==> flow/design.v (excerpt) <==
module scr_search(clk,rst,start,R_fixed,angle1,adder,error,X,Y,done
    );
For scale: ~1800 cells after synthesis, roughly 42 flip-flops, roughly 12000 sq um of cells after synthesis.
Settings: LEC_CHECK=0, CAP_MARGIN=5, CORE_ASPECT_RATIO=0.62, CORE_MARGIN=2, CORE_UTILIZATION=25, CTS_CLUSTER_DIAMETER=91, GPL_ROUTABILITY_DRIVEN=0, GPL_TIMING_DRIVEN=0, MIN_ROUTING_LAYER=met2, PLACE_DENSITY=0.45, SLEW_MARGIN=40, TNS_END_PERCENT=15; clock period 11.1 ns.
run.sh (not shown) runs the stock make flow with config.mk's settings and CLKGATE_MAP_FILE=.
The starting point did not get past 5_1_grt on GRT-0116.
Change:
Settings changed: CAP_MARGIN 5 to 20, CORE_ASPECT_RATIO 0.62 to unset, CTS_CLUSTER_DIAMETER 91 to unset, GPL_ROUTABILITY_DRIVEN 0 to unset, GPL_TIMING_DRIVEN 0 to unset, MIN_ROUTING_LAYER met2 to unset, SETUP_SLACK_MARGIN set to 0.53, SLEW_MARGIN 40 to 20, TNS_END_PERCENT 15 to unset.
Clock period 11.1 ns to 11.3 ns, I/O delays scaled along.
Outcome: This time the run finished clean; synthesized cell count does not change; synthesized area stays the same; die area is about the same.
Change:
Settings changed: CORE_UTILIZATION 25 to 22, SETUP_SLACK_MARGIN 0.53 to unset.
Clock period 11.3 ns to 12.1 ns, I/O delays scaled along.
What happened:
- critical path depth shrinks by 4
- worst hold slack degrades by 0.0037 ns
- synthesized cell count is unchanged
- clock skew grows by 0.0032 ns
- final cell count grows by 1.3%
Change:
Settings changed: CORE_UTILIZATION 22 to 10.
Clock period 12.1 ns to 15.7 ns, I/O delays scaled along.
Result:
- count of clock-buffer cells in the layout drops by 1
- setup slack gains 3.2 ns
- power drops by a quarter to a third
- cell count climbs by a quarter to a third
- combinational power drops by a quarter to a third
- sequential power drops by about a fifth
- design area climbs by a few percent
- utilization drops by 13 points
- non-clock buffer count drops by 21

---

scr_search again, from the RTL that the note above started with.
## scr_search
module scr_search(clk,rst,start,R_fixed,angle1,adder,error,X,Y,done
    );
clock: 5.77 ns
lec_check: 0
abc_area: 1
cap_margin: 20
core_aspect_ratio: 0.5
core_margin: 2
core_utilization: 68
cts_cluster_diameter: 398
cts_cluster_size: 98
place_density: 0.35
setup_slack_margin: 0.93
slew_margin: 20
tns_end_percent: 5
The baseline died in detailed placement (3_5_place_dp) on DPL-0038.
Next try:
--- a/flow/config.mk
+++ b/flow/config.mk
@@ -10 +9,0 @@
-export CORE_ASPECT_RATIO = 0.5
@@ -12,5 +11,2 @@
-export CORE_UTILIZATION = 68
-export CTS_CLUSTER_DIAMETER = 398
-export CTS_CLUSTER_SIZE = 98
-export PLACE_DENSITY = 0.35
-export SETUP_SLACK_MARGIN = 0.93
+export CORE_UTILIZATION = 72
+export PLACE_DENSITY = 0.41
@@ -18 +13,0 @@
-export TNS_END_PERCENT = 5
==> flow/constraint.sdc (replaced) <==
create_clock -name core_clock -period 2.86 [get_ports {clk}]
set_input_delay 0.5720 -clock core_clock [delete_from_list [all_inputs] [get_ports {clk}]]
set_output_delay 0.5720 -clock core_clock [all_outputs]
set_load 0.01 [all_outputs]
What happened: The changed run ended with an error in detailed placement (3_5_place_dp). Die size fell by a few percent. Synthesized area is unchanged. Synthesized cell count does not change.
Next try:
--- a/flow/config.mk
+++ b/flow/config.mk
@@ -8 +7,0 @@
-export ABC_AREA = 1
@@ -11,2 +10,2 @@
-export CORE_UTILIZATION = 72
-export PLACE_DENSITY = 0.41
+export CORE_UTILIZATION = 44
+export PLACE_DENSITY = 0.45
==> flow/constraint.sdc (replaced) <==
create_clock -name core_clock -period 6.41 [get_ports {clk}]
set_input_delay 1.2820 -clock core_clock [delete_from_list [all_inputs] [get_ports {clk}]]
set_output_delay 1.2820 -clock core_clock [all_outputs]
set_load 0.01 [all_outputs]
- Now the flow died in global routing (5_1_grt)
- synthesized area is higher by 4.0%
- die area went up by 68%
- synthesized cell count went down by 17%
Next try:
--- a/flow/config.mk
+++ b/flow/config.mk
@@ -10 +10 @@
-export CORE_UTILIZATION = 44
+export CORE_UTILIZATION = 25
==> flow/constraint.sdc (replaced) <==
create_clock -name core_clock -period 12.0 [get_ports {clk}]
set_input_delay 2.4000 -clock core_clock [delete_from_list [all_inputs] [get_ports {clk}]]
set_output_delay 2.4000 -clock core_clock [all_outputs]
set_load 0.01 [all_outputs]
Outcome: With this change the flow finished clean. Synthesized area is unchanged. Die size goes up by well over a third. Synthesized cell count does not change.

---

scr_search again, from the RTL that the note above started with.
Settings: LEC_CHECK=0, CAP_MARGIN=35, CORE_ASPECT_RATIO=0.62, CORE_MARGIN=2, CORE_UTILIZATION=25, CTS_CLUSTER_DIAMETER=113, GPL_TIMING_DRIVEN=0, MIN_ROUTING_LAYER=met2, PLACE_DENSITY=0.45, SLEW_MARGIN=5, TNS_END_PERCENT=15; clock period 11.1 ns.
The baseline aborted during global routing.
Then changed:
ABC_AREA = 1   (was default)
CAP_MARGIN = 20   (was 35)
CORE_ASPECT_RATIO = default   (was 0.62)
CORE_UTILIZATION = 72   (was 25)
CTS_CLUSTER_DIAMETER = default   (was 113)
GPL_TIMING_DRIVEN = default   (was 0)
MIN_ROUTING_LAYER = default   (was met2)
SLEW_MARGIN = 20   (was 5)
TNS_END_PERCENT = default   (was 15)
clock period = 4.29 ns   (was 11.1 ns; I/O delays follow)
What happened: The new run failed in detailed placement with DPL-0038; synthesized cell count grows by 21%; die area shrinks by 66%; synthesized area shrinks by 3.8%.
Then changed:
ABC_AREA = default   (was 1)
CORE_UTILIZATION = 58   (was 72)
PLACE_DENSITY = default   (was 0.45)
clock period = 8.15 ns   (was 4.29 ns; I/O delays follow)
Result: Now the flow ended with an error in global routing, error GRT-0116. Die area climbs by 28%. Synthesized area climbs by 4.0%. Synthesized cell count drops by 17%.
Then changed:
CORE_UTILIZATION = 25   (was 58)
PLACE_DENSITY = 0.45   (was default)
clock period = 11.3 ns   (was 8.15 ns; I/O delays follow)
The changed run produced a clean layout.
Synthesized area does not change.
Die area rose by 130%.
Synthesized cell count is unchanged.
Then changed:
CORE_UTILIZATION = 48   (was 25)
SETUP_SLACK_MARGIN = -0.58   (was default)
clock period = 6.35 ns   (was 11.3 ns; I/O delays follow)
After rerunning: The changed run did not get past global routing on GRT-0232. Die size goes down by well over a third. Synthesized cell count stays the same. Area after synthesis is unchanged.
Then changed:
CORE_UTILIZATION = 27   (was 48)
SETUP_SLACK_MARGIN = default   (was -0.58)
clock period = 11.3 ns   (was 6.35 ns; I/O delays follow)
What happened:
- The changed run finished with timing, DRC and antenna clean
- synthesized area does not change
- die area rises by 76%
- synthesized cell count is unchanged
Power is estimated from default activity; no workload was simulated.
